Design execute, start of the top module:
module execute
#(
	parameter [31:0] RESET = 32'h0000_0000
)
(
	input clk,
	input reset,
	input  [31:0] reg_rdata1,
	input  [31:0] reg_rdata2,
	input  [31:0] execute_imm,
	input  [31:0] pc,
	input  [31:0] fetch_pc,
	input     	immediate_sel,
	input     	mem_write,
	input     	jal,
	input     	jalr,
	input     	lui,
	input     	alu,
	input     	branch,
	input     	arithsubtype,
	input     	mem_to_reg,
	input     	stall_read,
	input  [4:0]  dest_reg_sel,
	input  [2:0]  alu_op,
	input  [1:0]  dmem_raddr,
	input     	wb_branch_i,
	input     	wb_branch_nxt_i,
	output [31:0] alu_operand1,
	output [31:0] alu_operand2,
	output [31:0] write_address,
	output    	branch_stall,
	output reg [31:0] next_pc,
	output reg    	branch_taken,
	output [31:0] wb_result,
	output    	wb_mem_write,
	output    	wb_alu_to_reg,
	output [4:0]  wb_dest_reg_sel,
	output    	wb_branch,
	output    	wb_branch_nxt,
	output    	wb_mem_to_reg,
	output [1:0]  wb_read_address,
	output [2:0]  mem_alu_operation
);
localparam  [31: 0] NOP        = 32'h0000_0013;      
localparam  [ 6: 0] LUI     = 7'b0110111,         
                    JAL     = 7'b1101111,         
                    JALR    = 7'b1100111,         
                    BRANCH  = 7'b1100011,         
                    LOAD    = 7'b0000011,         
                    STORE   = 7'b0100011,         
                    ARITHI  = 7'b0010011,         
  ...
Size: about 47 flip-flops, roughly 360 I/O pins, ~0.018 sq mm of cells after synthesis.
export LEC_CHECK = 0
export CAP_MARGIN = 20
export CELL_PAD_IN_SITES_GLOBAL_PLACEMENT = 0
export CORE_ASPECT_RATIO = 0.5
export CORE_MARGIN = 2
export CORE_UTILIZATION = 40
export CTS_CLUSTER_DIAMETER = 350
export CTS_CLUSTER_SIZE = 56
export PLACE_DENSITY_LB_ADDON = 0.29
export SLEW_MARGIN = 20
export TNS_END_PERCENT = 10
create_clock -name core_clock -period 12.0 [get_ports {clk}]
run.sh (not shown) runs the stock make flow with config.mk's settings and CLKGATE_MAP_FILE=.
The starting point finished clean.
Next try:
ABC_AREA = 1   (was default)
CELL_PAD_IN_SITES_GLOBAL_PLACEMENT = default   (was 0)
CORE_ASPECT_RATIO = default   (was 0.5)
CORE_UTILIZATION = 72   (was 40)
CTS_CLUSTER_DIAMETER = 361   (was 350)
CTS_CLUSTER_SIZE = 16   (was 56)
PLACE_DENSITY_LB_ADDON = 0.01   (was 0.29)
TNS_END_PERCENT = default   (was 10)
clock period = 5.46 ns   (was 12.0 ns; I/O delays follow)
After rerunning: Now the flow ended with an error in global placement (3_3_place_gp). Synthesized cell count rises by 37%. Synthesized area rises by 6.8%. Die area falls by 40%.
Next try:
ABC_AREA = default   (was 1)
CELL_PAD_IN_SITES_GLOBAL_PLACEMENT = 2   (was default)
CORE_ASPECT_RATIO = 0.5   (was default)
CORE_MARGIN = 9   (was 2)
CORE_UTILIZATION = 40   (was 72)
CTS_CLUSTER_DIAMETER = 350   (was 361)
CTS_CLUSTER_SIZE = 56   (was 16)
PLACE_DENSITY_LB_ADDON = 0.29   (was 0.01)
SETUP_SLACK_MARGIN = -1.2   (was default)
TNS_END_PERCENT = 10   (was default)
clock period = 12.0 ns   (was 5.46 ns; I/O delays follow)
What happened: The changed run ran to the end with no violations. Die size is higher by 91%. Area after synthesis is lower by 6.4%. Synthesized cell count is lower by 27%.
Next try:
CELL_PAD_IN_SITES_GLOBAL_PLACEMENT = default   (was 2)
CORE_ASPECT_RATIO = default   (was 0.5)
CORE_MARGIN = 2   (was 9)
CORE_UTILIZATION = 52   (was 40)
CTS_CLUSTER_DIAMETER = 283   (was 350)
CTS_CLUSTER_SIZE = 98   (was 56)
PLACE_DENSITY_LB_ADDON = default   (was 0.29)
SETUP_SLACK_MARGIN = default   (was -1.2)
TNS_END_PERCENT = 15   (was 10)
clock period = 6.85 ns   (was 12.0 ns; I/O delays follow)
Now the flow finished but failed the layout checks on setup timing. Worst setup slack degrades by 1400 ps. Core utilization rises by 28 points. Count of clock-buffer cells in the layout is unchanged. Synthesized cell count is unchanged. Wire length rises by 4.4%.
